==> config.mk <==
export PLATFORM = sky130hd
export DESIGN_NAME = alu
export DESIGN_NICKNAME = alu
export VERILOG_FILES = /design/flow/design.v
export SDC_FILE = /design/flow/constraint.sdc
export NUM_CORES = 4
export LEC_CHECK = 0
export CAP_MARGIN = 30
export CORE_MARGIN = 2
export CORE_UTILIZATION = 70
export SLEW_MARGIN = 20
==> constraint.sdc <==
create_clock -name core_clock -period 7.6 [get_ports {i_clk}]
set_input_delay 1.5200 -clock core_clock [delete_from_list [all_inputs] [get_ports {i_clk}]]
set_output_delay 1.5200 -clock core_clock [all_outputs]
set_load 0.01 [all_outputs]
==> design.v <==
module alu (
    input               i_clk,
    input               i_rst_n,
    input               i_valid,
    input signed [11:0] i_data_a,
    input signed [11:0] i_data_b,
    input        [2:0]  i_inst,
    output              o_valid,
    output       [11:0] o_data,
    output              o_overflow
);
reg  [11:0] o_data_w, o_data_r;
reg         o_valid_w, o_valid_r;
reg         o_overflow_w, o_overflow_r;
reg  [19:0] data_old;
reg         overflow_old;
wire [12:0] data_add, data_sub, data_mean;
wire [23:0] data_mul;
wire [19:0] data_mul_round;
wire [20:0] data_mac;
wire [11:0] data_a_abs, data_b_abs;
assign o_valid = o_valid_r;
assign o_data = o_data_r;
assign o_overflow = o_overflow_r;
assign data_add = {i_data_a[11], i_data_a} + {i_data_b[11], i_data_b};
assign data_sub = {i_data_a[11], i_data_a} - {i_data_b[11], i_data_b};
assign data_mul = {{12{i_data_a[11]}}, i_data_a} * {{12{i_data_b[11]}}, i_data_b};
assign data_mul_round = {data_mul[23], data_mul[23:5]} + {19'd0, data_mul[4]};
assign data_mac = {data_mul_round[19], data_mul_round} + {data_old[19], data_old};
assign data_mean = data_add >> 1;
assign data_a_abs = i_data_a[11]? ~(i_data_a)+12'd1: i_data_a;
assign data_b_abs = i_data_b[11]? ~(i_data_b)+12'd1: i_data_b;
always@(*) begin
  o_data_w = 12'd0;
  o_valid_w = i_valid;
  o_overflow_w = 1'b0;
  case(i_inst)
    3'b000: begin  
      o_overflow_w = ^data_add[12:11];
      o_data_w = data_add[11:0];
    end
    3'b001: begin  
      o_overflow_w = ^data_sub[12:11];
      o_data_w = data_sub[11:0];
    end
    3'b010: begin  
      o_data_w = data_mul_round[11:0];
      o_overflow_w = ~(data_mul_round[19:11] == 9'b1_1111_1111 | data_mul_round[19:11] == 9'b0_0000_0000);
    end
    3'b011: begin  
      o_data_w = data_mac[11:0]; 
      o_overflow_w = ~(data_mac[20:11] == 10'b11_1111_1111 | data_mac[20:11] == 10'b00_0000_0000) | overflow_old;
    end
    3'b100: begin  
      o_data_w = ~(i_data_a ^ i_data_b);
    end
    3'b101: begin  
      o_data_w = ~i_data_a[11]? i_data_a: 12'd0;
    end
    3'b110: begin  
      o_data_w = data_mean[11:0];
    end
    3'b111: begin  
      o_data_w = (data_a_abs >= data_b_abs)? data_a_abs: data_b_abs;
    end
  endcase
end
always@(posedge i_clk or negedge i_rst_n) begin
  if(~i_rst_n) begin
    o_data_r <= 12'd0;
    o_overflow_r <= 1'b0;
    o_valid_r <= 1'b0;
  end 
  else begin
    o_data_r <= o_data_w;
    o_overflow_r <= o_overflow_w;
    o_valid_r <= o_valid_w;
  end
end
always@(posedge i_clk or negedge i_rst_n) begin
  if(~i_rst_n) begin
    data_old <= 20'd0;
    overflow_old <= 1'b0;
  end
  else if(i_valid) begin
    if(i_inst == 3'b011)begin
      data_old <= {{8{o_data_w[11]}}, o_data_w};
      overflow_old <= o_overflow_w;
    end
    else begin
      data_old <= 20'd0;
      overflow_old <= 1'b0;
    end
  end
end
endmodule
==> run.sh <==
#!/bin/bash
# the make line also repeats each setting of config.mk as NAME=value (left out here)
make -C /OpenROAD-flow-scripts/flow DESIGN_CONFIG=/design/flow/config.mk WORK_HOME=/design/flow/orfs CLKGATE_MAP_FILE= finish
==> run notes, run 1 <==
yosys + openroad results -> status=aborted with a tool error, Halt Stage=clock tree synthesis (4_1_cts), first error=[ERROR DPL-0033] detailed placement checks failed during check placement., XOR Share, Synth=7.26%, placed instance area=13000 sq um, syn_nets=1591, Chip Area, Yosys=10500 sq um, DP HPWL=31.1 mm, height of the die=126 um, dpl cells=1738, DIE AREA=16000 sq um, GPL Wtd Cong=1.01, Synth Warn #=1, syn_area_per_cell=7.98 sq um, top post-synthesis cells by count=inv_1 (217), fa_1 (141), nand2_1 (135), ha_1 (108), nor2_1 (86), cell total in the yosys stat output=1312, Synth flops=27, Mapped Cells=1312, Post-synth EDFFs=0, yosys aoi share=16.2%, Core Area=14600 sq um, top-count cell post-synth=inv_1, Adder Area Share=39.9%, Cell Area, Synth=10500 sq um, Synth top area share=27.0%, distinct lib cells=73, port bufs=43, Synth area leaders=fa_1 (27%), ha_1 (13%), inv_1 (7.8%), Seq/Total Area, Yosys=6.45%, mux share=1.45%, ys flop type=dfrtp_1, Basic Gates by Area=19.0%, # IOs=44, Async SR Flop Fraction=100%, Main logic family=adder cells, post-synth top area cell=fa_1, Die X=126 um, Core Rows=44, Core Util at FP=71.8%
stage by stage:
| stage | TNS (ps) | hold WS [ps] | setup WS [ps] |
|---|---|---|---|
| after floorplan | -2780 | 485 | -1090 |
| after global placement | -16540 | 497 | -1830 |
| after detailed placement | -21580 | 508 | -2260 |
==> inputs of run 2 (changes only) <==
ABC_AREA = 1   (was not set)
CAP_MARGIN = 20   (was 30)
CORE_UTILIZATION = 65   (was 70)
PLACE_DENSITY = 0.35   (was not set)
clock period = 5.61 ns   (was 7.6 ns; I/O delays follow)
==> run notes, run 2 <==
yosys + openroad results -> status=aborted with a tool error, Halt Stage=global routing (5_1_grt), first error=[ERROR GRT-0116] Global routing finished with congestion. Check the congestion regions in the DRC Viewer., Adder Area Share=36.9% (-3.0 points), # IOs=44 (unchanged), Main logic family=adder cells, H-tree depth=1, Synth Warn #=1 (unchanged), top-count cell post-synth=nand2_1, syn_nets=1983 (+25%), DP HPWL=37.3 mm (+20%), Max clock buf depth=2, placed instance area=14500 sq um (+12%), port bufs=43 (unchanged), DIE AREA=18500 sq um (+16%), height of the die=136 um (+7.7%), Core Util at FP=65.9% (-5.9 points), Basic Gates by Area=28.0% (+8.9 points), GPL Wtd Cong=1.03 (+2.1%), Die X=136 um (+7.7%), yosys aoi share=10.8% (-5.4 points), mux share=0% (-1.4 points), top post-synthesis cells by count=nand2_1 (411), inv_1 (401), fa_1 (141), ha_1 (108), nor2_1 (98), Post-synth EDFFs=0 (unchanged), XOR Share, Synth=3.40% (-3.9 points), Chip Area, Yosys=11300 sq um (+8.1%), distinct lib cells=48 (-34%), All-Layer GR Usage=85.3%, Synth top area share=24.9% (-2.0 points), Cell Area, Synth=11300 sq um (+8.1%), Hold Buf Count CTS=0, cell total in the yosys stat output=1704 (+30%), Sink Count=27, ys flop type=dfrtp_1, Mapped Cells=1704 (+30%), Seq/Total Area, Yosys=5.97% (-0.48 points), Core Area=17200 sq um (+18%), Root Driver=clkbuf_16, post-synth top area cell=fa_1, CTS Buf Count=3, syn_area_per_cell=6.65 sq um (-17%), GR Overflow Total=382, Async SR Flop Fraction=100% (unchanged), Synth area leaders=fa_1 (25%), nand2_1 (14%), inv_1 (13%), Core Rows=48 (+9.1%), Synth flops=27 (unchanged)
## run 2: timing repair
action / CTS
buffers inserted: 81
resized: 345
endpoints found under the setup margin: 24
pin swaps: 143
## run 2: layer usage
layer	overflow	global-route usage, %
met4	110	91.6
met3	4	70.2
met5	0	35.8
met2	261	103
met1	7	81.2
## run 2: through the flow
step | setup TNS [ps] | worst slack, ps | std cells | hold slack (ps) | utilization (%)
4_1_cts | -28690 | -1900 | 2280 | 507 | 94.9
3_3_place_gp | -44020 | -2590 | 2195 | 474 | 84.7
3_5_place_dp | -48320 | -2930 | 2195 | 489 | 84.7
2_1_floorplan | -12450 | -1480 | 1704 | 457 | -
==> inputs of run 3 (changes only) <==
ABC_AREA = not set   (was 1)
CORE_UTILIZATION = 72   (was 65)
CTS_CLUSTER_SIZE = 99   (was not set)
PLACE_DENSITY = 0.37   (was 0.35)
TNS_END_PERCENT = 20   (was not set)
clock period = 9.13 ns   (was 5.61 ns; I/O delays follow)
==> run notes, run 3 <==
yosys + openroad results -> Synth flops=27 (unchanged), yosys aoi share=16.2% (+5.4 points), mux share=1.45% (+1.4 points), placed instance area=12700 sq um (-12%), Basic Gates by Area=19.0% (-8.9 points), distinct lib cells=73 (+52%), Mapped Cells=1312 (-23%), syn_nets=1591 (-20%), XOR Share, Synth=7.26% (+3.9 points), status=aborted with a tool error, Seq/Total Area, Yosys=6.45% (+0.48 points), cell total in the yosys stat output=1312 (-23%), Core Rows=44 (-8.3%), Sink Count=27 (unchanged), Chip Area, Yosys=10500 sq um (-7.5%), top post-synthesis cells by count=inv_1 (217), fa_1 (141), nand2_1 (135), ha_1 (108), nor2_1 (86), Root Driver=clkbuf_16, DIE AREA=15500 sq um (-16%), Synth Warn #=1 (unchanged), DP HPWL=29.1 mm (-22%), post-synth top area cell=fa_1, Main logic family=adder cells, port bufs=43 (unchanged), top-count cell post-synth=inv_1, Core Area=14400 sq um (-16%), Async SR Flop Fraction=100% (unchanged), first error=[ERROR GRT-0116] Global routing finished with congestion. Check the congestion regions in the DRC Viewer., GR Overflow Total=19, # IOs=44 (unchanged), post-place setup slack=-1020 ps (+1910 ps), Cell Area, Synth=10500 sq um (-7.5%), Max clock buf depth=2 (unchanged), Core Util at FP=72.9% (+7.0 points), Post-synth EDFFs=0 (unchanged), GPL Wtd Cong=0.963 (-6.4%), syn_area_per_cell=7.98 sq um (+20%), ys flop type=dfrtp_1, Halt Stage=global routing (5_1_grt), Synth top area share=27.0% (+2.0 points), height of the die=125 um (-8.4%), All-Layer GR Usage=75.7%, H-tree depth=1 (unchanged), Synth area leaders=fa_1 (27%), ha_1 (13%), inv_1 (7.8%), Die X=125 um (-8.4%), CTS Buf Count=3 (unchanged), Adder Area Share=39.9% (+3.0 points)
==> run 3: what timing repair did <==
action,4_1_cts
setup endpoints to repair,3
resized,185
setup buffers,43
cloned,1
hold buffers,0
pin swaps,104
==> run 3: stage by stage <==
step                      hold slack [ps]  util, %  cells
after global placement                499     88.6   1715
after CTS                             522     94.9   1763
after detailed placement              503     88.6   1715
after floorplan                       487        -   1312
==> run 3: metal layers <==
layer | GRT overflow | GRT usage [%]
met1 | 0 | 73.0
met2 | 9 | 93.6
met3 | 0 | 60.1
met4 | 10 | 78.4
met5 | 0 | 30.4
==> inputs of run 4 (changes only) <==
CORE_UTILIZATION = 17   (was 72)
CTS_CLUSTER_SIZE = not set   (was 99)
PLACE_DENSITY = not set   (was 0.37)
TNS_END_PERCENT = not set   (was 20)
clock period = 15.0 ns   (was 9.13 ns; I/O delays follow)
==> run notes, run 4 <==
run results: status=timing/DRC/antenna clean, Synth Warn #=1 (unchanged), dpl cells=2096 (+22%), Root Driver=clkbuf_16, final worst path period share=79.9%, Final Max Slew Viols=0, Hold Buf Count CTS=0 (unchanged), Worst-path clk slew=70 ps, Crit-path slowest cell=clkdlybuf4s50_1, vias in the first global route=9510, worst reg-to-reg path cell count=14, Rel. slew slack=25.2%, initial antenna violation count=0, Worst Hold End=data_old[4], cell total in the yosys stat output=1312 (unchanged), ys flop type=dfrtp_1, initial DRC count=702, Worst-Margin Slew=1120 ps, reg2reg start=data_old[0], Main logic family=adder cells, wire length per cell=14.9 um, Nets=1598, DP HPWL=25.3 mm (-13%), post-CTS setup buffer count=0 (-100%), Seq/Total Area, Yosys=6.45% (unchanged), first-pass detailed-route iteration total=5, H-tree depth=1 (unchanged), R2R Path End=overflow_old, syn_area_per_cell=7.98 sq um (unchanged), Post-synth EDFFs=0 (unchanged), mux share=1.45% (unchanged), Max-cap violations=0, Sum Neg Setup Slack=0 ps, Synth top area share=27.0% (unchanged), Die X=252 um (+100%), XOR Share, Synth=7.26% (unchanged), critical path class=in -> reg, Inserted Diodes=0, final-report hold violation count=0, Worst Path Buf+Inv=6, Fmax=0.0835 GHz, Final Non-Filler Cells=2100, Worst Setup SP=i_data_b[2], CTS resizes=0 (-100%), Crit path depth=31, Worst Skew=6.89 ps, DIE AREA=63600 sq um (+310%), top-count cell post-synth=inv_1, syn_nets=1591 (unchanged), Cell Area, Synth=10500 sq um (unchanged), post-synth top area cell=fa_1, top post-synthesis cells by count=inv_1 (217), fa_1 (141), nand2_1 (135), ha_1 (108), nor2_1 (86), All-Layer GR Usage=10.0%, arrival time at the worst endpoint=12090 ps, Final Critical Period=11980 ps, yosys aoi share=16.2% (unchanged), Tool Warnings=39, # setup viols final=0, clk ins delay skew pair=260 ps, Top Family by Delay on Critical Path=adder cells, GPL Wtd Cong=0.903 (-6.2%), worst setup margin=3020 ps, Final ANT Viol Nets=0, flop-to-flop setup slack=11550 ps, Mapped Cells=1312 (unchanged), Layout area overhead=13.2%, Async SR Flop Fraction=100% (unchanged), total vias in the final route=9184, Worst Setup EP=overflow_old, port bufs=43 (unchanged), GR Overflow Total=0, Max clock buf depth=2 (unchanged), height of the die=252 um (+100%), Synth flops=27 (unchanged), TritonCTS clock tree=built, distinct lib cells=73 (unchanged), Adder Area Share=39.9% (unchanged), crit path launch type=input port, largest net degree at the start of global routing=30, post-place setup slack=2710 ps (+3720 ps), Core Area=60600 sq um (+320%), post-DR vias/cell=4.37, CP max FO=14, Sink Count=27 (unchanged), Core Util at FP=17.3% (-56 points), Hold Path Class=reg -> reg, first-pass GRT wire length=51.2 mm, Chip Area, Yosys=10500 sq um (unchanged), unrepaired setup endpoints after global routing=false, # IOs=44 (unchanged), Core Rows=90 (+100%), hold_ws=522 ps, final WL=31.2 mm, CP peak stage delay=930 ps, Remaining DRCs=0, CTS Buf Count=3 (unchanged), Final Util=19.6%, Basic Gates by Area=19.0% (unchanged), Synth area leaders=fa_1 (27%), ha_1 (13%), inv_1 (7.8%), crit path capture type=register, Hold Startpoint=data_old[4], Worst Path Required=15110 ps, hold path cells=1, cell mode on critical path=inv_1
## run 4: area by class of cell
cell class	instances	area [sq um]
Fill cell	6813	48700
Tap cell	782	978
Inverter	219	822
Sequential cell	27	676
Multi-Input combinational cell	1012	8770
Timing Repair Buffer	56	528
Clock buffer	4	78.8
## run 4: per-layer routing
| metal | GRT usage, % | routed length (um) | vias to the layer above | share of wire (%) |
|---|---|---|---|---|
| li1 | - | - | 4340 | - |
| met1 | 13.7 | 14400 | 4529 | 46 |
| met2 | 16.9 | 14500 | 280 | 46 |
| met3 | 1.27 | 1690 | 35 | 5.4 |
| met4 | 2.10 | 612 | 0 | 2.0 |
| met5 | 0 | 0 | - | 0 |
## run 4: metrics by stage
step / area [sq um]
6_report: 11900
3_3_place_gp: 11800
2_1_floorplan: 10500
4_1_cts: 11900
3_5_place_dp: 11800
5_1_grt: 11900
==> inputs of run 5 (changes only) <==
CAP_MARGIN = 30   (was 20)
CORE_UTILIZATION = 72   (was 17)
SLEW_MARGIN = 5   (was 20)
clock period = 6.25 ns   (was 15.0 ns; I/O delays follow)
==> run notes, run 5 <==
yosys + openroad results -> DIE AREA=15500 sq um (-76%), Async SR Flop Fraction=100% (unchanged), placed instance area=13000 sq um (+11%), Core Area=14400 sq um (-76%), Die X=125 um (-51%), Synth area leaders=fa_1 (27%), ha_1 (13%), inv_1 (7.8%), Synth flops=27 (unchanged), ys flop type=dfrtp_1, Post-synth EDFFs=0 (unchanged), first error=[ERROR DPL-0038] Utilization greater than 100%, impossible to legalize, top post-synthesis cells by count=inv_1 (217), fa_1 (141), nand2_1 (135), ha_1 (108), nor2_1 (86), syn_area_per_cell=7.98 sq um (unchanged), Mapped Cells=1312 (unchanged), distinct lib cells=73 (unchanged), yosys aoi share=16.2% (unchanged), height of the die=125 um (-51%), mux share=1.45% (unchanged), top-count cell post-synth=inv_1, Core Rows=44 (-51%), Basic Gates by Area=19.0% (unchanged), port bufs=43 (unchanged), Core Util at FP=72.9% (+56 points), Synth Warn #=1 (unchanged), DP HPWL=31.0 mm (+23%), XOR Share, Synth=7.26% (unchanged), status=aborted with a tool error, Halt Stage=clock tree synthesis (4_1_cts), Cell Area, Synth=10500 sq um (unchanged), cell total in the yosys stat output=1312 (unchanged), GPL Wtd Cong=0.959 (+6.2%), Chip Area, Yosys=10500 sq um (unchanged), post-synth top area cell=fa_1, Synth top area share=27.0% (unchanged), Main logic family=adder cells, # IOs=44 (unchanged), Seq/Total Area, Yosys=6.45% (unchanged), syn_nets=1591 (unchanged), Adder Area Share=39.9% (unchanged)
==> run 5: stage by stage <==
stage	setup WS (ps)	instances
3_3_place_gp	-2870	1734
3_5_place_dp	-3330	1734
2_1_floorplan	-2170	1312
==> inputs of run 6 (changes only) <==
ABC_AREA = 1   (was not set)
CAP_MARGIN = 20   (was 30)
CORE_UTILIZATION = 62   (was 72)
CTS_CLUSTER_DIAMETER = 327   (was not set)
CTS_CLUSTER_SIZE = 99   (was not set)
PLACE_DENSITY = 0.37   (was not set)
SLEW_MARGIN = 20   (was 5)
TNS_END_PERCENT = 20   (was not set)
clock period = 7.39 ns   (was 6.25 ns; I/O delays follow)
==> run notes, run 6 <==
yosys + openroad results -> placed instance area=13900 sq um (+6.7%), distinct lib cells=48 (-34%), top-count cell post-synth=nand2_1, Seq/Total Area, Yosys=5.97% (-0.48 points), Synth flops=27 (unchanged), Async SR Flop Fraction=100% (unchanged), DP HPWL=33.8 mm (+9.3%), Mapped Cells=1704 (+30%), top post-synthesis cells by count=nand2_1 (411), inv_1 (401), fa_1 (141), ha_1 (108), nor2_1 (98), first error=[ERROR GRT-0232] Routing congestion too high. Check the congestion heatmap in the GUI., Synth area leaders=fa_1 (25%), nand2_1 (14%), inv_1 (13%), GPL Wtd Cong=1.03 (+7.5%), Adder Area Share=36.9% (-3.0 points), syn_nets=1983 (+25%), Halt Stage=global routing (5_1_grt), syn_area_per_cell=6.65 sq um (-17%), Synth top area share=24.9% (-2.0 points), # IOs=44 (unchanged), H-tree depth=1, post-place setup slack=-1460 ps (+1870 ps), status=aborted with a tool error, post-synth top area cell=fa_1, cell total in the yosys stat output=1704 (+30%), Root Driver=clkbuf_16, height of the die=139 um (+12%), mux share=0% (-1.4 points), Hold Buf Count CTS=0, ys flop type=dfrtp_1, Core Util at FP=63.0% (-9.8 points), Max clock buf depth=2, XOR Share, Synth=3.40% (-3.9 points), Core Rows=49 (+11%), Die X=139 um (+12%), GR Overflow Total=716, Cell Area, Synth=11300 sq um (+8.1%), Core Area=18000 sq um (+25%), Synth Warn #=1 (unchanged), All-Layer GR Usage=91.5%, Main logic family=adder cells, CTS Buf Count=3, Chip Area, Yosys=11300 sq um (+8.1%), Sink Count=27, port bufs=43 (unchanged), yosys aoi share=10.8% (-5.4 points), dpl cells=2160 (+25%), DIE AREA=19400 sq um (+25%), Post-synth EDFFs=0 (unchanged), Basic Gates by Area=28.0% (+8.9 points)
-- run 6: stage by stage --
| step | setup TNS, ps | util, % |
|---|---|---|
| detailed placement | -16580 | 77.5 |
| global placement | -13790 | 77.5 |
| CTS | -1510 | 86.5 |
| floorplan | -196 | - |
-- run 6: timing repair --
action,CTS
gates cloned,5
gates resized,329
setup buffers,71
pin swaps,170
setup endpoints to repair,18
-- run 6: layer usage --
metal | global-route usage (%) | GRT overflow
met5 | 38.1 | 2
met2 | 109 | 461
met4 | 102 | 226
met3 | 74.8 | 17
met1 | 87.2 | 10
==> inputs of run 7 (changes only) <==
ABC_AREA = 0   (was 1)
CAP_MARGIN = 15   (was 20)
CELL_PAD_IN_SITES_DETAIL_PLACEMENT = 2   (was not set)
CELL_PAD_IN_SITES_GLOBAL_PLACEMENT = 0   (was not set)
CORE_ASPECT_RATIO = 0.68   (was not set)
CORE_UTILIZATION = 40   (was 62)
CTS_CLUSTER_DIAMETER = 372   (was 327)
CTS_CLUSTER_SIZE = 14   (was 99)
GPL_TIMING_DRIVEN = 0   (was not set)
HOLD_SLACK_MARGIN = 0.28   (was not set)
MIN_ROUTING_LAYER = met2   (was not set)
PLACE_DENSITY = not set   (was 0.37)
PLACE_DENSITY_LB_ADDON = 0.09   (was not set)
SLEW_MARGIN = 10   (was 20)
TNS_END_PERCENT = 85   (was 20)
clock period = 9.65 ns   (was 7.39 ns; I/O delays follow)
==> run notes, run 7 <==
yosys + openroad results -> distinct lib cells=73 (+52%), Basic Gates by Area=19.0% (-8.9 points), Hold Buf Count CTS=0 (unchanged), All-Layer GR Usage=84.0%, Root Driver=clkbuf_16, GR Overflow Total=176, GPL Wtd Cong=0.954 (-7.5%), Synth flops=27 (unchanged), Core Area=25500 sq um (+42%), syn_nets=1591 (-20%), first error=[ERROR GRT-0232] Routing congestion too high. Check the congestion heatmap in the GUI., DP HPWL=35.7 mm (+5.7%), CTS Buf Count=3 (unchanged), Async SR Flop Fraction=100% (unchanged), height of the die=137 um (-1.2%), Synth Warn #=1 (unchanged), Mapped Cells=1312 (-23%), DIE AREA=27500 sq um (+42%), status=aborted with a tool error, mux share=1.45% (+1.4 points), Adder Area Share=39.9% (+3.0 points), Sink Count=27 (unchanged), Die X=200 um (+44%), Seq/Total Area, Yosys=6.45% (+0.48 points), Core Rows=48 (-2.0%), Synth top area share=27.0% (+2.0 points), Cell Area, Synth=10500 sq um (-7.5%), post-synth top area cell=fa_1, Max clock buf depth=2 (unchanged), dpl cells=1706 (-21%), Synth area leaders=fa_1 (27%), ha_1 (13%), inv_1 (7.8%), yosys aoi share=16.2% (+5.4 points), Halt Stage=global routing (5_1_grt), ys flop type=dfrtp_1, Post-synth EDFFs=0 (unchanged), top post-synthesis cells by count=inv_1 (217), fa_1 (141), nand2_1 (135), ha_1 (108), nor2_1 (86), Main logic family=adder cells, port bufs=43 (unchanged), # IOs=44 (unchanged), cell total in the yosys stat output=1312 (-23%), top-count cell post-synth=inv_1, H-tree depth=1 (unchanged), Core Util at FP=41.0% (-22 points), XOR Share, Synth=7.26% (+3.9 points), syn_area_per_cell=7.98 sq um (+20%), placed instance area=11400 sq um (-18%), Chip Area, Yosys=10500 sq um (-7.5%)
-- run 7: metal layers --
| metal | overflow | track usage, % |
|---|---|---|
| met5 | 29 | 80.0 |
| met2 | 3 | 88.4 |
| met1 | - | - |
| met4 | 4 | 60.5 |
| met3 | 140 | 92.5 |
-- run 7: metrics by stage --
stage	setup WS, ps	setup TNS (ps)
after global placement	-2570	-13760
after CTS	0.618	0
after floorplan	16.6	0
after detailed placement	-2800	-15920
-- run 7: timing repair --
action / 4_1_cts
pin swaps: 31
hold endpoints to repair: 0
resized: 234
setup buffers: 45
endpoints found under the setup margin: 11
gates cloned: 0
==> inputs of run 8 (changes only) <==
ABC_AREA = 1   (was 0)
CAP_MARGIN = 20   (was 15)
CELL_PAD_IN_SITES_DETAIL_PLACEMENT = not set   (was 2)
CELL_PAD_IN_SITES_GLOBAL_PLACEMENT = not set   (was 0)
CORE_ASPECT_RATIO = not set   (was 0.68)
CORE_UTILIZATION = 65   (was 40)
CTS_CLUSTER_DIAMETER = 50   (was 372)
CTS_CLUSTER_SIZE = not set   (was 14)
GPL_TIMING_DRIVEN = not set   (was 0)
HOLD_SLACK_MARGIN = not set   (was 0.28)
MAX_ROUTING_LAYER = met4   (was not set)
MIN_ROUTING_LAYER = not set   (was met2)
PLACE_DENSITY_LB_ADDON = not set   (was 0.09)
SLEW_MARGIN = 20   (was 10)
TNS_END_PERCENT = 5   (was 85)
clock period = 8.21 ns   (was 9.65 ns; I/O delays follow)
==> run notes, run 8 <==
yosys + openroad results -> Sink Count=27 (unchanged), Core Rows=48 (unchanged), Basic Gates by Area=28.0% (+8.9 points), mux share=0% (-1.4 points), GR Overflow Total=122, GPL Wtd Cong=1.00 (+5.2%), Root Driver=clkbuf_16, top post-synthesis cells by count=nand2_1 (411), inv_1 (401), fa_1 (141), ha_1 (108), nor2_1 (98), Max clock buf depth=2 (unchanged), syn_nets=1983 (+25%), # IOs=44 (unchanged), top-count cell post-synth=nand2_1, distinct lib cells=48 (-34%), Synth area leaders=fa_1 (25%), nand2_1 (14%), inv_1 (13%), Core Area=17200 sq um (-33%), Synth top area share=24.9% (-2.0 points), Main logic family=adder cells, post-synth top area cell=fa_1, All-Layer GR Usage=82.1%, Cell Area, Synth=11300 sq um (+8.1%), Seq/Total Area, Yosys=5.97% (-0.48 points), Async SR Flop Fraction=100% (unchanged), height of the die=136 um (-1.1%), status=aborted with a tool error, Chip Area, Yosys=11300 sq um (+8.1%), Hold Buf Count CTS=0 (unchanged), Synth flops=27 (unchanged), H-tree depth=1 (unchanged), Synth Warn #=1 (unchanged), Adder Area Share=36.9% (-3.0 points), XOR Share, Synth=3.40% (-3.9 points), Mapped Cells=1704 (+30%), DIE AREA=18500 sq um (-33%), Core Util at FP=65.9% (+25 points), Die X=136 um (-32%), ys flop type=dfrtp_1, DP HPWL=32.8 mm (-8.3%), first error=[ERROR GRT-0232] Routing congestion too high. Check the congestion heatmap in the GUI., cell total in the yosys stat output=1704 (+30%), Post-synth EDFFs=0 (unchanged), post-place setup slack=-1030 ps (+1770 ps), yosys aoi share=10.8% (-5.4 points), CTS Buf Count=3 (unchanged), Halt Stage=global routing (5_1_grt), port bufs=43 (unchanged), syn_area_per_cell=6.65 sq um (-17%)
==> run 8: through the flow <==
stage | instances | instance area (sq um)
2_1_floorplan | 1704 | 11300
3_3_place_gp | 2147 | 13500
3_5_place_dp | 2147 | 13500
4_1_cts | 2175 | 14500
==> run 8: routing by layer <==
| layer | GRT overflow | track usage, % |
|---|---|---|
| met4 | 67 | 87.5 |
| met5 | - | - |
| met2 | 53 | 95.3 |
| met1 | 2 | 79.8 |
| met3 | 0 | 64.7 |
==> run 8: timing repair <==
item                                    4_1_cts
gates cloned                                  1
endpoints found under the setup margin       14
buffers inserted                             23
pin swaps                                   115
gates resized                               209
==> inputs of run 9 (changes only) <==
ABC_AREA = not set   (was 1)
CORE_UTILIZATION = 72   (was 65)
MAX_ROUTING_LAYER = not set   (was met4)
PLACE_DENSITY_LB_ADDON = 0.24   (was not set)
SLEW_MARGIN = 40   (was 20)
clock period = 9.43 ns   (was 8.21 ns; I/O delays follow)
==> run notes, run 9 <==
yosys + openroad results -> Core Area=14400 sq um (-16%), DIE AREA=15500 sq um (-16%), Core Rows=44 (-8.3%), Basic Gates by Area=19.0% (-8.9 points), Sink Count=27 (unchanged), GR Overflow Total=7, Root Driver=clkbuf_16, Synth top area share=27.0% (+2.0 points), Die X=125 um (-8.4%), Synth area leaders=fa_1 (27%), ha_1 (13%), inv_1 (7.8%), syn_nets=1591 (-20%), Core Util at FP=72.9% (+7.0 points), # IOs=44 (unchanged), post-place setup slack=-679 ps (+355 ps), first error=[ERROR GRT-0232] Routing congestion too high. Check the congestion heatmap in the GUI., Synth Warn #=1 (unchanged), Chip Area, Yosys=10500 sq um (-7.5%), top-count cell post-synth=inv_1, Adder Area Share=39.9% (+3.0 points), placed instance area=12700 sq um (-5.8%), height of the die=125 um (-8.4%), cell total in the yosys stat output=1312 (-23%), syn_area_per_cell=7.98 sq um (+20%), DP HPWL=30.2 mm (-8.0%), mux share=1.45% (+1.4 points), Cell Area, Synth=10500 sq um (-7.5%), Max clock buf depth=2 (unchanged), Mapped Cells=1312 (-23%), GPL Wtd Cong=1.02 (+1.6%), Synth flops=27 (unchanged), ys flop type=dfrtp_1, status=aborted with a tool error, Async SR Flop Fraction=100% (unchanged), Post-synth EDFFs=0 (unchanged), All-Layer GR Usage=71.0%, distinct lib cells=73 (+52%), post-synth top area cell=fa_1, dpl cells=1720 (-20%), top post-synthesis cells by count=inv_1 (217), fa_1 (141), nand2_1 (135), ha_1 (108), nor2_1 (86), CTS Buf Count=3 (unchanged), Halt Stage=global routing (5_1_grt), port bufs=43 (unchanged), Seq/Total Area, Yosys=6.45% (+0.48 points), Main logic family=adder cells, XOR Share, Synth=7.26% (+3.9 points), H-tree depth=1 (unchanged), yosys aoi share=16.2% (+5.4 points)
==> run 9: layer usage <==
layer,global-route usage [%],GRT overflow
met5,20.3,0
met4,71.5,5
met1,70.2,0
met3,52.2,0
met2,90.6,2
==> run 9: repair_timing <==
action,4_1_cts
setup endpoints to repair,3
resized,62
buffers inserted,17
hold buffers,0
pin swaps,35
==> run 9: metrics by stage <==
stage / util (%)
2_1_floorplan: -
3_3_place_gp: 88.7
3_5_place_dp: 88.7
4_1_cts: 91.5
==> inputs of run 10 (changes only) <==
CAP_MARGIN = 30   (was 20)
CTS_CLUSTER_DIAMETER = 29   (was 50)
PLACE_DENSITY_LB_ADDON = not set   (was 0.24)
SETUP_SLACK_MARGIN = 0.8   (was not set)
SLEW_MARGIN = 5   (was 40)
TNS_END_PERCENT = not set   (was 5)
clock period = 6.11 ns   (was 9.43 ns; I/O delays follow)
==> run notes, run 10 <==
yosys + openroad results -> status=aborted with a tool error, Halt Stage=clock tree synthesis (4_1_cts), first error=[ERROR DPL-0033] detailed placement checks failed during check placement., Basic Gates by Area=19.0% (unchanged), Mapped Cells=1312 (unchanged), XOR Share, Synth=7.26% (unchanged), Die X=125 um (unchanged), distinct lib cells=73 (unchanged), mux share=1.45% (unchanged), Cell Area, Synth=10500 sq um (unchanged), Adder Area Share=39.9% (unchanged), ys flop type=dfrtp_1, placed instance area=13000 sq um (+2.4%), Core Area=14400 sq um (unchanged), Synth top area share=27.0% (unchanged), DIE AREA=15500 sq um (unchanged), post-place setup slack=-3400 ps (-2720 ps), syn_nets=1591 (unchanged), Post-synth EDFFs=0 (unchanged), DP HPWL=32.5 mm (+7.6%), top post-synthesis cells by count=inv_1 (217), fa_1 (141), nand2_1 (135), ha_1 (108), nor2_1 (86), Synth Warn #=1 (unchanged), Chip Area, Yosys=10500 sq um (unchanged), Core Util at FP=72.9% (unchanged), Seq/Total Area, Yosys=6.45% (unchanged), GPL Wtd Cong=0.991 (-2.8%), port bufs=43 (unchanged), Synth area leaders=fa_1 (27%), ha_1 (13%), inv_1 (7.8%), height of the die=125 um (unchanged), Main logic family=adder cells, yosys aoi share=16.2% (unchanged), # IOs=44 (unchanged), Synth flops=27 (unchanged), post-synth top area cell=fa_1, Async SR Flop Fraction=100% (unchanged), Core Rows=44 (unchanged), syn_area_per_cell=7.98 sq um (unchanged), top-count cell post-synth=inv_1, cell total in the yosys stat output=1312 (unchanged)
## run 10: metrics by stage
stage / instances / setup TNS [ps] / hold slack, ps
2_1_floorplan: 1312 / -15900 / 485
3_5_place_dp: 1730 / -44540 / 503
3_3_place_gp: 1729 / -40060 / 497
==> inputs of run 11 (changes only) <==
CAP_MARGIN = 20   (was 30)
CTS_CLUSTER_DIAMETER = not set   (was 29)
PLACE_DENSITY_LB_ADDON = 0.24   (was not set)
SETUP_SLACK_MARGIN = 1.61   (was 0.8)
SLEW_MARGIN = 20   (was 5)
clock period = 10.1 ns   (was 6.11 ns; I/O delays follow)
==> run notes, run 11 <==
yosys + openroad results -> Synth Warn #=1 (unchanged), dpl cells=1589 (-8.2%), Hold Buf Count CTS=0, Main logic family=adder cells, top-count cell post-synth=inv_1, Seq/Total Area, Yosys=6.45% (unchanged), Core Util at FP=72.9% (unchanged), height of the die=125 um (unchanged), first error=[ERROR GRT-0232] Routing congestion too high. Check the congestion heatmap in the GUI., Root Driver=clkbuf_16, mux share=1.45% (unchanged), post-synth top area cell=fa_1, placed instance area=11900 sq um (-8.7%), Cell Area, Synth=10500 sq um (unchanged), Synth top area share=27.0% (unchanged), Max clock buf depth=2, DIE AREA=15500 sq um (unchanged), Halt Stage=global routing (5_1_grt), ys flop type=dfrtp_1, Die X=125 um (unchanged), Core Area=14400 sq um (unchanged), post-place setup slack=-326 ps (+3070 ps), # IOs=44 (unchanged), XOR Share, Synth=7.26% (unchanged), Synth area leaders=fa_1 (27%), ha_1 (13%), inv_1 (7.8%), H-tree depth=1, syn_nets=1591 (unchanged), GR Overflow Total=236, Chip Area, Yosys=10500 sq um (unchanged), All-Layer GR Usage=86.4%, Sink Count=27, GPL Wtd Cong=1.01 (+1.8%), cell total in the yosys stat output=1312 (unchanged), Mapped Cells=1312 (unchanged), CTS Buf Count=3, yosys aoi share=16.2% (unchanged), syn_area_per_cell=7.98 sq um (unchanged), Async SR Flop Fraction=100% (unchanged), top post-synthesis cells by count=inv_1 (217), fa_1 (141), nand2_1 (135), ha_1 (108), nor2_1 (86), Core Rows=44 (unchanged), distinct lib cells=73 (unchanged), Adder Area Share=39.9% (unchanged), Synth flops=27 (unchanged), status=aborted with a tool error, Post-synth EDFFs=0 (unchanged), Basic Gates by Area=19.0% (unchanged), DP HPWL=26.1 mm (-20%), port bufs=43 (unchanged)
-- run 11: repair_timing --
item | 4_1_cts
buffers inserted | 60
resized | 186
pin swaps | 82
setup endpoints to repair | 14
-- run 11: per-stage QoR --
step	utilization, %	hold slack [ps]
3_3_place_gp	82.9	497
2_1_floorplan	-	485
4_1_cts	89.3	524
3_5_place_dp	82.9	507
-- run 11: metal layers --
metal / GRT overflow / track usage [%]
met4: 79 / 93.5
met2: 138 / 100
met1: 13 / 83.6
met3: 6 / 74.3
met5: 0 / 36.9
==> inputs of run 12 (changes only) <==
ABC_AREA = 1   (was not set)
CELL_PAD_IN_SITES_DETAIL_PLACEMENT = 0   (was not set)
CELL_PAD_IN_SITES_GLOBAL_PLACEMENT = 0   (was not set)
CORE_ASPECT_RATIO = 0.98   (was not set)
CORE_UTILIZATION = 69   (was 72)
CTS_CLUSTER_DIAMETER = 29   (was not set)
GPL_ROUTABILITY_DRIVEN = 1   (was not set)
GPL_TIMING_DRIVEN = 1   (was not set)
HOLD_SLACK_MARGIN = 0.29   (was not set)
MAX_ROUTING_LAYER = met5   (was not set)
PLACE_DENSITY = 0.61   (was not set)
PLACE_DENSITY_LB_ADDON = not set   (was 0.24)
SETUP_SLACK_MARGIN = 0.97   (was 1.61)
clock period = 4.35 ns   (was 10.1 ns; I/O delays follow)
==> run notes, run 12 <==
yosys + openroad results -> height of the die=131 um (+5.0%), distinct lib cells=48 (-34%), post-synth top area cell=fa_1, GPL Wtd Cong=1.13 (+12%), first error=[ERROR DPL-0038] Utilization greater than 100%, impossible to legalize, ys flop type=dfrtp_1, DIE AREA=17500 sq um (+12%), yosys aoi share=10.8% (-5.4 points), cell total in the yosys stat output=1704 (+30%), top post-synthesis cells by count=nand2_1 (411), inv_1 (401), fa_1 (141), ha_1 (108), nor2_1 (98), mux share=0% (-1.4 points), Synth top area share=24.9% (-2.0 points), Chip Area, Yosys=11300 sq um (+8.1%), Core Util at FP=70.3% (-2.6 points), Die X=133 um (+7.1%), DP HPWL=36.5 mm (+40%), syn_nets=1983 (+25%), Mapped Cells=1704 (+30%), XOR Share, Synth=3.40% (-3.9 points), # IOs=44 (unchanged), Halt Stage=clock tree synthesis (4_1_cts), Async SR Flop Fraction=100% (unchanged), Synth flops=27 (unchanged), Synth area leaders=fa_1 (25%), nand2_1 (14%), inv_1 (13%), Basic Gates by Area=28.0% (+8.9 points), Main logic family=adder cells, Seq/Total Area, Yosys=5.97% (-0.48 points), syn_area_per_cell=6.65 sq um (-17%), Core Rows=46 (+4.5%), Core Area=16100 sq um (+12%), dpl cells=2209 (+39%), top-count cell post-synth=nand2_1, Synth Warn #=1 (unchanged), Adder Area Share=36.9% (-3.0 points), status=aborted with a tool error, Cell Area, Synth=11300 sq um (+8.1%), Post-synth EDFFs=0 (unchanged), port bufs=43 (unchanged)
-- run 12: stage by stage --
| step | worst slack (ps) | utilization (%) | setup TNS (ps) | area (sq um) | hold WS [ps] |
|---|---|---|---|---|---|
| floorplan | -2490 | - | -35430 | 12200 | 457 |
| global placement | -3590 | 92.1 | -67430 | 14800 | 475 |
| detailed placement | -4000 | 92.1 | -72870 | 14800 | 534 |
==> inputs of run 13 (changes only) <==
CELL_PAD_IN_SITES_DETAIL_PLACEMENT = not set   (was 0)
CELL_PAD_IN_SITES_GLOBAL_PLACEMENT = not set   (was 0)
CORE_ASPECT_RATIO = not set   (was 0.98)
CORE_UTILIZATION = 72   (was 69)
CTS_CLUSTER_DIAMETER = 324   (was 29)
CTS_CLUSTER_SIZE = 95   (was not set)
GPL_ROUTABILITY_DRIVEN = not set   (was 1)
GPL_TIMING_DRIVEN = not set   (was 1)
HOLD_SLACK_MARGIN = not set   (was 0.29)
MAX_ROUTING_LAYER = not set   (was met5)
PLACE_DENSITY = not set   (was 0.61)
SETUP_SLACK_MARGIN = not set   (was 0.97)
clock period = 4.09 ns   (was 4.35 ns; I/O delays follow)
==> run notes, run 13 <==
yosys + openroad results -> status=aborted with a tool error, Halt Stage=detailed placement (3_5_place_dp), first error=Error: detail_place.tcl, 38 bad optional access, ys flop type=dfrtp_1, XOR Share, Synth=3.40% (unchanged), Synth top area share=24.9% (unchanged), distinct lib cells=48 (unchanged), Synth flops=27 (unchanged), syn_area_per_cell=6.65 sq um (unchanged), Async SR Flop Fraction=100% (unchanged), syn_nets=1983 (unchanged), Die X=129 um (-3.0%), # IOs=44 (unchanged), Core Util at FP=74.2% (+3.9 points), Post-synth EDFFs=0 (unchanged), port bufs=43 (unchanged), Chip Area, Yosys=11300 sq um (unchanged), GPL Wtd Cong=1.19 (+5.5%), Synth area leaders=fa_1 (25%), nand2_1 (14%), inv_1 (13%), Seq/Total Area, Yosys=5.97% (unchanged), Main logic family=adder cells, Core Area=15300 sq um (-5.3%), height of the die=129 um (-1.1%), Basic Gates by Area=28.0% (unchanged), DIE AREA=16700 sq um (-4.0%), top post-synthesis cells by count=nand2_1 (411), inv_1 (401), fa_1 (141), ha_1 (108), nor2_1 (98), Adder Area Share=36.9% (unchanged), Synth Warn #=1 (unchanged), Mapped Cells=1704 (unchanged), top-count cell post-synth=nand2_1, post-synth top area cell=fa_1, yosys aoi share=10.8% (unchanged), Cell Area, Synth=11300 sq um (unchanged), cell total in the yosys stat output=1704 (unchanged), mux share=0% (unchanged), Core Rows=45 (-2.2%)
[run 13: through the flow]
step | std cells | worst slack (ps) | TNS (ps) | instance area (sq um) | hold slack (ps)
after floorplan | 1704 | -2690 | -40420 | 12200 | 457
after global placement | 2215 | -3760 | -72380 | 14900 | 477
==> inputs of run 14 (changes only) <==
CELL_PAD_IN_SITES_DETAIL_PLACEMENT = 0   (was not set)
CELL_PAD_IN_SITES_GLOBAL_PLACEMENT = 0   (was not set)
CORE_ASPECT_RATIO = 0.86   (was not set)
CORE_UTILIZATION = 71   (was 72)
CTS_CLUSTER_DIAMETER = 219   (was 324)
CTS_CLUSTER_SIZE = 42   (was 95)
GPL_ROUTABILITY_DRIVEN = 1   (was not set)
GPL_TIMING_DRIVEN = 1   (was not set)
HOLD_SLACK_MARGIN = 0.22   (was not set)
MAX_ROUTING_LAYER = met4   (was not set)
PLACE_DENSITY = 0.36   (was not set)
SETUP_SLACK_MARGIN = -0.3   (was not set)
SLEW_MARGIN = 40   (was 20)
TNS_END_PERCENT = 35   (was not set)
clock period = 7.66 ns   (was 4.09 ns; I/O delays follow)
==> run notes, run 14 <==
yosys + openroad results -> CTS Buf Count=3, Chip Area, Yosys=11300 sq um (unchanged), Cell Area, Synth=11300 sq um (unchanged), Core Util at FP=73.0% (-1.2 points), Main logic family=adder cells, Basic Gates by Area=28.0% (unchanged), Synth Warn #=1 (unchanged), cell total in the yosys stat output=1704 (unchanged), top post-synthesis cells by count=nand2_1 (411), inv_1 (401), fa_1 (141), ha_1 (108), nor2_1 (98), # IOs=44 (unchanged), dpl cells=2136, post-synth top area cell=fa_1, H-tree depth=1, Max clock buf depth=2, GPL Wtd Cong=1.10 (-7.5%), All-Layer GR Usage=77.5%, Core Rows=42 (-6.7%), DP HPWL=34.5 mm, DIE AREA=17000 sq um (+1.4%), Synth area leaders=fa_1 (25%), nand2_1 (14%), inv_1 (13%), Adder Area Share=36.9% (unchanged), first error=[ERROR GRT-0116] Global routing finished with congestion. Check the congestion regions in the DRC Viewer., distinct lib cells=48 (unchanged), Async SR Flop Fraction=100% (unchanged), Root Driver=clkbuf_16, status=aborted with a tool error, Synth flops=27 (unchanged), height of the die=121 um (-6.4%), syn_nets=1983 (unchanged), Core Area=15500 sq um (+1.6%), Post-synth EDFFs=0 (unchanged), syn_area_per_cell=6.65 sq um (unchanged), Mapped Cells=1704 (unchanged), Sink Count=27, Halt Stage=global routing (5_1_grt), ys flop type=dfrtp_1, GR Overflow Total=74, Die X=140 um (+8.3%), yosys aoi share=10.8% (unchanged), Synth top area share=24.9% (unchanged), Seq/Total Area, Yosys=5.97% (unchanged), mux share=0% (unchanged), port bufs=43 (unchanged), top-count cell post-synth=nand2_1, XOR Share, Synth=3.40% (unchanged)
-- run 14: per-stage QoR --
step	worst slack, ps	instance area (sq um)	utilization (%)	hold WS [ps]
4_1_cts	-297	14600	93.9	502
3_3_place_gp	-1220	13600	88.0	474
2_1_floorplan	-292	11300	-	459
3_5_place_dp	-1520	13600	88.0	486
-- run 14: layer usage --
metal / global-route usage, % / overflow
met1: 76.8 / 1
met2: 93.4 / 36
met3: 56.6 / 1
met4: 79.4 / 36
met5: - / -
-- run 14: repair_timing --
action                     CTS
gates resized              239
setup endpoints to repair   14
buffers inserted            47
gates cloned                 1
hold buffers                 0
pin swaps                   92
==> inputs of run 15 (changes only) <==
CAP_MARGIN = 40   (was 20)
CELL_PAD_IN_SITES_DETAIL_PLACEMENT = not set   (was 0)
CELL_PAD_IN_SITES_GLOBAL_PLACEMENT = not set   (was 0)
CORE_ASPECT_RATIO = 0.74   (was 0.86)
CORE_UTILIZATION = 72   (was 71)
CTS_CLUSTER_DIAMETER = not set   (was 219)
CTS_CLUSTER_SIZE = 11   (was 42)
GPL_ROUTABILITY_DRIVEN = not set   (was 1)
GPL_TIMING_DRIVEN = not set   (was 1)
HOLD_SLACK_MARGIN = 0.3   (was 0.22)
MAX_ROUTING_LAYER = not set   (was met4)
PLACE_DENSITY = not set   (was 0.36)
PLACE_DENSITY_LB_ADDON = 0.02   (was not set)
SETUP_SLACK_MARGIN = 2.25   (was -0.3)
SLEW_MARGIN = 20   (was 40)
TNS_END_PERCENT = 15   (was 35)
clock period = 7.69 ns   (was 7.66 ns; I/O delays follow)
==> run notes, run 15 <==
yosys + openroad results -> ys flop type=dfrtp_1, top post-synthesis cells by count=nand2_1 (411), inv_1 (401), fa_1 (141), ha_1 (108), nor2_1 (98), XOR Share, Synth=3.40% (unchanged), Mapped Cells=1704 (unchanged), Chip Area, Yosys=11300 sq um (unchanged), Core Rows=39 (-7.1%), dpl cells=2120 (-0.75%), Adder Area Share=36.9% (unchanged), Seq/Total Area, Yosys=5.97% (unchanged), height of the die=112 um (-7.6%), post-synth top area cell=fa_1, Synth flops=27 (unchanged), distinct lib cells=48 (unchanged), cell total in the yosys stat output=1704 (unchanged), DP HPWL=36.2 mm (+4.9%), Main logic family=adder cells, Basic Gates by Area=28.0% (unchanged), Die X=150 um (+6.8%), Core Area=15400 sq um (-0.53%), Synth Warn #=1 (unchanged), mux share=0% (unchanged), Halt Stage=clock tree synthesis (4_1_cts), Synth area leaders=fa_1 (25%), nand2_1 (14%), inv_1 (13%), Cell Area, Synth=11300 sq um (unchanged), Post-synth EDFFs=0 (unchanged), syn_area_per_cell=6.65 sq um (unchanged), first error=[ERROR DPL-0038] Utilization greater than 100%, impossible to legalize, Core Util at FP=73.4% (+0.39 points), GPL Wtd Cong=1.11 (+0.77%), # IOs=44 (unchanged), top-count cell post-synth=nand2_1, DIE AREA=16800 sq um (-1.3%), syn_nets=1983 (unchanged), port bufs=43 (unchanged), Async SR Flop Fraction=100% (unchanged), yosys aoi share=10.8% (unchanged), status=aborted with a tool error, Synth top area share=24.9% (unchanged)
-- run 15: metrics by stage --
step / setup WS (ps) / area (sq um) / setup TNS (ps)
after global placement: -848 / 14000 / -7280
after floorplan: 186 / 11900 / 0
after detailed placement: -1120 / 14000 / -12560
==> inputs of run 16 (changes only) <==
CAP_MARGIN = 5   (was 40)
CORE_ASPECT_RATIO = not set   (was 0.74)
CORE_UTILIZATION = 70   (was 72)
CTS_CLUSTER_DIAMETER = 50   (was not set)
CTS_CLUSTER_SIZE = 58   (was 11)
HOLD_SLACK_MARGIN = not set   (was 0.3)
PLACE_DENSITY = 0.35   (was not set)
PLACE_DENSITY_LB_ADDON = not set   (was 0.02)
SETUP_SLACK_MARGIN = not set   (was 2.25)
TNS_END_PERCENT = 5   (was 15)
clock period = 8.18 ns   (was 7.69 ns; I/O delays follow)
==> run notes, run 16 <==
yosys + openroad results -> status=aborted with a tool error, Halt Stage=global routing (5_1_grt), first error=[ERROR GRT-0116] Global routing finished with congestion. Check the congestion regions in the DRC Viewer., Hold Buf Count CTS=0, top-count cell post-synth=nand2_1, post-synth top area cell=fa_1, port bufs=43 (unchanged), Synth Warn #=1 (unchanged), Main logic family=adder cells, Adder Area Share=36.9% (unchanged), GR Overflow Total=25, Basic Gates by Area=28.0% (unchanged), dpl cells=2176 (+2.6%), H-tree depth=1, cell total in the yosys stat output=1704 (unchanged), Root Driver=clkbuf_16, placed instance area=13800 sq um (-1.5%), DP HPWL=35.1 mm (-3.1%), Mapped Cells=1704 (unchanged), CTS Buf Count=3, yosys aoi share=10.8% (unchanged), Synth area leaders=fa_1 (25%), nand2_1 (14%), inv_1 (13%), syn_area_per_cell=6.65 sq um (unchanged), Sink Count=27, All-Layer GR Usage=78.3%, distinct lib cells=48 (unchanged), Core Area=15800 sq um (+2.6%), # IOs=44 (unchanged), XOR Share, Synth=3.40% (unchanged), Synth top area share=24.9% (unchanged), height of the die=131 um (+17%), Post-synth EDFFs=0 (unchanged), Max clock buf depth=2, ys flop type=dfrtp_1, Cell Area, Synth=11300 sq um (unchanged), syn_nets=1983 (unchanged), GPL Wtd Cong=1.08 (-2.4%), Synth flops=27 (unchanged), Async SR Flop Fraction=100% (unchanged), Chip Area, Yosys=11300 sq um (unchanged), top post-synthesis cells by count=nand2_1 (411), inv_1 (401), fa_1 (141), ha_1 (108), nor2_1 (98), Die X=131 um (-12%), DIE AREA=17200 sq um (+2.7%), Seq/Total Area, Yosys=5.97% (unchanged), Core Rows=46 (+18%), Core Util at FP=71.5% (-1.9 points), mux share=0% (unchanged)
[run 16: metrics by stage]
stage               utilization (%)  worst slack [ps]  TNS, ps
floorplan                         -              32.1        0
global placement               87.2             -1040    -4400
detailed placement             87.2             -1350    -8410
CTS                            92.6              4.13        0
[run 16: what timing repair did]
item	4_1_cts
resized	196
setup buffers	15
setup endpoints to repair	13
pin swaps	93
[run 16: per-layer routing]
metal  GRT overflow  GRT usage (%)
met1              1           78.1
met2             14           93.9
met3              0           64.8
met4             10           79.0
met5              0           25.4
==> inputs of run 17 (changes only) <==
ABC_AREA = not set   (was 1)
CAP_MARGIN = 20   (was 5)
CORE_UTILIZATION = 56   (was 70)
CTS_CLUSTER_DIAMETER = not set   (was 50)
CTS_CLUSTER_SIZE = not set   (was 58)
PLACE_DENSITY = not set   (was 0.35)
TNS_END_PERCENT = not set   (was 5)
clock period = 4.96 ns   (was 8.18 ns; I/O delays follow)
==> run notes, run 17 <==
run results: Nets=1962, DP HPWL=27.7 mm (-21%), H-tree depth=1 (unchanged), arrival time at the worst endpoint=8520 ps, Core Area=18500 sq um (+17%), Rel. slew slack=35.0%, initial antenna violation count=2, cell mode on critical path=fa_1, Final Util=83.6%, Tool Warnings=44, distinct lib cells=73 (+52%), Synth top area share=27.0% (+2.0 points), top-count cell post-synth=inv_1, hold path cells=1, Worst Setup SP=i_data_a[5], Mapped Cells=1312 (-23%), Chip Area, Yosys=10500 sq um (-7.5%), Synth area leaders=fa_1 (27%), ha_1 (13%), inv_1 (7.8%), final WL=37.8 mm, Hold Startpoint=data_old[8], Worst-Margin Slew=971 ps, Die X=141 um (+7.3%), post-place setup slack=-4180 ps (-2830 ps), first-pass detailed-route iteration total=7, Seq/Total Area, Yosys=6.45% (+0.48 points), reg2reg start=data_old[0], height of the die=141 um (+7.3%), CP peak stage delay=590 ps, DIE AREA=19800 sq um (+15%), Main logic family=adder cells, Sink Count=27 (unchanged), initial DRC count=816, mux share=1.45% (+1.4 points), Remaining DRCs=0, Core Rows=50 (+8.7%), Root Driver=clkbuf_16, wire length per cell=19.7 um, post-DR vias/cell=5.83, final-report hold violation count=0, Max clock buf depth=2 (unchanged), Worst Path Required=5070 ps, total vias in the final route=11165, Worst-path clk slew=80 ps, R2R Path End=overflow_old, post-synth top area cell=fa_1, Worst Path Buf+Inv=8, Synth flops=27 (unchanged), largest net degree at the start of global routing=30, Worst Setup EP=overflow_old, CTS Buf Count=3 (unchanged), unrepaired setup endpoints after global routing=true, Synth Warn #=1 (unchanged), crit path launch type=input port, status=finished with violations, # IOs=44 (unchanged), clk ins delay skew pair=260 ps, TritonCTS clock tree=built, Layout area overhead=47.8%, CP max FO=6, critical path class=in -> reg, Top Family by Delay on Critical Path=adder cells, Final Critical Period=8410 ps, GR Overflow Total=0, Final Max Slew Viols=0, Post-synth EDFFs=0 (unchanged), Crit-path slowest cell=fa_1, Adder Area Share=39.9% (+3.0 points), Max-cap violations=0, syn_area_per_cell=7.98 sq um (+20%), Final ANT Viol Nets=0, port bufs=43 (unchanged), crit path capture type=register, # setup viols final=24, Core Util at FP=56.6% (-15 points), Worst Skew=2.06 ps, XOR Share, Synth=7.26% (+3.9 points), flop-to-flop setup slack=1360 ps, Fmax=0.119 GHz, Cell Area, Synth=10500 sq um (-7.5%), worst reg-to-reg path cell count=15, top post-synthesis cells by count=inv_1 (217), fa_1 (141), nand2_1 (135), ha_1 (108), nor2_1 (86), final worst path period share=170%, Async SR Flop Fraction=100% (unchanged), syn_nets=1591 (-20%), Basic Gates by Area=19.0% (-8.9 points), worst setup margin=-3450 ps, cell total in the yosys stat output=1312 (-23%), SO Viols=negative setup slack, ys flop type=dfrtp_1, yosys aoi share=16.2% (+5.4 points), All-Layer GR Usage=38.2%, Hold Path Class=reg -> reg, Crit path depth=33, Worst Hold End=data_old[8], GPL Wtd Cong=0.939 (-13%), Inserted Diodes=0, vias in the first global route=11740, first-pass GRT wire length=59.4 mm
run 17: cell type report:
cell class / count / area, sq um
clock buffer: 3 / 75.1
clock inverter: 1 / 7.51
fill: 1159 / 3030
inverter: 219 / 831
multi-input combinational: 1012 / 10100
sequential: 27 / 676
tap: 234 / 293
timing repair buffer: 420 / 3540
run 17: per-stage QoR:
step	cells	setup TNS, ps	cell area, sq um	hold WS (ps)
final	1916	-50340	15500	533
after global routing	1916	-53780	15500	551
after CTS	1903	-44130	15000	526
after detailed placement	1813	-68130	13400	506
after global placement	1813	-65530	13400	496
after floorplan	1312	-35090	10800	485
run 17: per-layer routing:
layer / routed length (um) / global-route usage [%] / vias up / part of all wire [%]
met5: 30 / 0 / - / 0.079
met4: 2100 / 15.3 / 4 / 5.6
met3: 2670 / 5.77 / 170 / 7.0
met2: 18400 / 68.0 / 530 / 49
met1: 14600 / 46.5 / 5381 / 39
li1: - / - / 5080 / -
run 17: repair_timing:
action	CTS	global route
endpoints found under the setup margin	26	26
cloned	4	0
setup buffers	84	20
pin swaps	145	118
gates resized	281	98
hold buffers	0	0
==> inputs of run 18 (changes only) <==
CAP_MARGIN = 30   (was 20)
CORE_UTILIZATION = 72   (was 56)
CTS_CLUSTER_DIAMETER = 29   (was not set)
SETUP_SLACK_MARGIN = 0.8   (was not set)
SLEW_MARGIN = 5   (was 20)
clock period = 6.09 ns   (was 4.96 ns; I/O delays follow)
==> run notes, run 18 <==
yosys + openroad results -> dpl cells=1728 (-4.7%), Die X=125 um (-11%), post-place setup slack=-3460 ps (+717 ps), Halt Stage=clock tree synthesis (4_1_cts), port bufs=43 (unchanged), mux share=1.45% (unchanged), GPL Wtd Cong=0.998 (+6.3%), XOR Share, Synth=7.26% (unchanged), Core Util at FP=72.9% (+16 points), status=aborted with a tool error, syn_nets=1591 (unchanged), yosys aoi share=16.2% (unchanged), top-count cell post-synth=inv_1, DP HPWL=30.2 mm (+8.9%), Synth Warn #=1 (unchanged), syn_area_per_cell=7.98 sq um (unchanged), DIE AREA=15500 sq um (-22%), Synth flops=27 (unchanged), cell total in the yosys stat output=1312 (unchanged), placed instance area=13000 sq um (-2.8%), ys flop type=dfrtp_1, Core Area=14400 sq um (-22%), Synth area leaders=fa_1 (27%), ha_1 (13%), inv_1 (7.8%), post-synth top area cell=fa_1, top post-synthesis cells by count=inv_1 (217), fa_1 (141), nand2_1 (135), ha_1 (108), nor2_1 (86), Basic Gates by Area=19.0% (unchanged), Seq/Total Area, Yosys=6.45% (unchanged), Main logic family=adder cells, Post-synth EDFFs=0 (unchanged), Adder Area Share=39.9% (unchanged), Core Rows=44 (-12%), Async SR Flop Fraction=100% (unchanged), Mapped Cells=1312 (unchanged), Chip Area, Yosys=10500 sq um (unchanged), Cell Area, Synth=10500 sq um (unchanged), # IOs=44 (unchanged), height of the die=125 um (-11%), distinct lib cells=73 (unchanged), first error=[ERROR DPL-0038] Utilization greater than 100%, impossible to legalize, Synth top area share=27.0% (unchanged)
==> inputs of run 19 (changes only) <==
CAP_MARGIN = 20   (was 30)
CTS_CLUSTER_DIAMETER = 50   (was 29)
PLACE_DENSITY_LB_ADDON = 0.24   (was not set)
SETUP_SLACK_MARGIN = not set   (was 0.8)
SLEW_MARGIN = 20   (was 5)
TNS_END_PERCENT = 5   (was not set)
clock period = 9.23 ns   (was 6.09 ns; I/O delays follow)
==> run notes, run 19 <==
yosys + openroad results -> GPL Wtd Cong=0.980 (-1.8%), post-place setup slack=-905 ps (+2560 ps), DP HPWL=30.0 mm (-0.60%), yosys aoi share=16.2% (unchanged), H-tree depth=1, syn_area_per_cell=7.98 sq um (unchanged), Core Rows=44 (unchanged), Core Util at FP=72.9% (unchanged), Synth flops=27 (unchanged), # IOs=44 (unchanged), post-synth top area cell=fa_1, Cell Area, Synth=10500 sq um (unchanged), All-Layer GR Usage=91.8%, ys flop type=dfrtp_1, CTS Buf Count=3, mux share=1.45% (unchanged), status=aborted with a tool error, Post-synth EDFFs=0 (unchanged), Core Area=14400 sq um (unchanged), Basic Gates by Area=19.0% (unchanged), Synth Warn #=1 (unchanged), Max clock buf depth=2, Die X=125 um (unchanged), Synth top area share=27.0% (unchanged), Main logic family=adder cells, placed instance area=12800 sq um (-1.9%), Sink Count=27, top post-synthesis cells by count=inv_1 (217), fa_1 (141), nand2_1 (135), ha_1 (108), nor2_1 (86), syn_nets=1591 (unchanged), Root Driver=clkbuf_16, GR Overflow Total=490, Adder Area Share=39.9% (unchanged), top-count cell post-synth=inv_1, Mapped Cells=1312 (unchanged), Async SR Flop Fraction=100% (unchanged), first error=[ERROR GRT-0232] Routing congestion too high. Check the congestion heatmap in the GUI., XOR Share, Synth=7.26% (unchanged), DIE AREA=15500 sq um (unchanged), Synth area leaders=fa_1 (27%), ha_1 (13%), inv_1 (7.8%), dpl cells=1721 (-0.41%), cell total in the yosys stat output=1312 (unchanged), Chip Area, Yosys=10500 sq um (unchanged), height of the die=125 um (unchanged), Seq/Total Area, Yosys=6.45% (unchanged), Halt Stage=global routing (5_1_grt), port bufs=43 (unchanged), distinct lib cells=73 (unchanged)
## run 19: repair_timing
action,CTS
endpoints found under the setup margin,3
hold buffers,0
setup buffers,18
pin swaps,45
resized,71
## run 19: through the flow
stage	utilization [%]	TNS [ps]
CTS	92.1	-262
floorplan	-	0
global placement	89.0	-1300
detailed placement	89.0	-2630
## run 19: per-layer routing
| metal | track usage [%] | overflow |
|---|---|---|
| met5 | 40.8 | 0 |
| met1 | 88.2 | 5 |
| met3 | 77.2 | 3 |
| met2 | 108 | 316 |
| met4 | 100 | 166 |
==> inputs of run 20 (changes only) <==
CORE_UTILIZATION = 71   (was 72)
CTS_CLUSTER_DIAMETER = not set   (was 50)
CTS_CLUSTER_SIZE = 75   (was not set)
SETUP_SLACK_MARGIN = -0.49   (was not set)
TNS_END_PERCENT = not set   (was 5)
clock period = 8.53 ns   (was 9.23 ns; I/O delays follow)
==> run notes, run 20 <==
yosys + openroad results -> distinct lib cells=73 (unchanged), Hold Buf Count CTS=0 (unchanged), Core Area=14500 sq um (+0.77%), Synth flops=27 (unchanged), Adder Area Share=39.9% (unchanged), height of the die=125 um (+0.68%), Chip Area, Yosys=10500 sq um (unchanged), Core Util at FP=72.3% (-0.55 points), Synth top area share=27.0% (unchanged), Mapped Cells=1312 (unchanged), Synth area leaders=fa_1 (27%), ha_1 (13%), inv_1 (7.8%), cell total in the yosys stat output=1312 (unchanged), CTS Buf Count=3 (unchanged), GPL Wtd Cong=1.02 (+3.6%), placed instance area=12900 sq um (+0.89%), syn_area_per_cell=7.98 sq um (unchanged), Post-synth EDFFs=0 (unchanged), post-synth top area cell=fa_1, Async SR Flop Fraction=100% (unchanged), DIE AREA=15700 sq um (+1.4%), Sink Count=27 (unchanged), Max clock buf depth=2 (unchanged), All-Layer GR Usage=86.9%, top-count cell post-synth=inv_1, mux share=1.45% (unchanged), Synth Warn #=1 (unchanged), status=aborted with a tool error, Cell Area, Synth=10500 sq um (unchanged), XOR Share, Synth=7.26% (unchanged), DP HPWL=30.5 mm (+1.7%), # IOs=44 (unchanged), Main logic family=adder cells, yosys aoi share=16.2% (unchanged), Seq/Total Area, Yosys=6.45% (unchanged), ys flop type=dfrtp_1, top post-synthesis cells by count=inv_1 (217), fa_1 (141), nand2_1 (135), ha_1 (108), nor2_1 (86), port bufs=43 (unchanged), Die X=125 um (+0.68%), Basic Gates by Area=19.0% (unchanged), syn_nets=1591 (unchanged), Root Driver=clkbuf_16, Halt Stage=global routing (5_1_grt), first error=[ERROR GRT-0232] Routing congestion too high. Check the congestion heatmap in the GUI., Core Rows=44 (unchanged), GR Overflow Total=419, H-tree depth=1 (unchanged)
## run 20: repair_timing
item,CTS
setup buffers,8
gates resized,39
hold endpoints to repair,0
endpoints found under the setup margin,5
pin swaps,22
## run 20: stage by stage
stage	utilization (%)	setup slack, ps	cells	hold WS [ps]
after detailed placement	89.1	-1420	1735	507
after floorplan	-	-490	1312	487
after global placement	89.1	-1140	1735	497
after CTS	90.8	-842	1745	524
## run 20: metal layers
| layer | overflow | global-route usage, % |
|---|---|---|
| met1 | 5 | 83.6 |
| met2 | 289 | 105 |
| met3 | 6 | 72.3 |
| met4 | 117 | 93.8 |
| met5 | 2 | 19.8 |
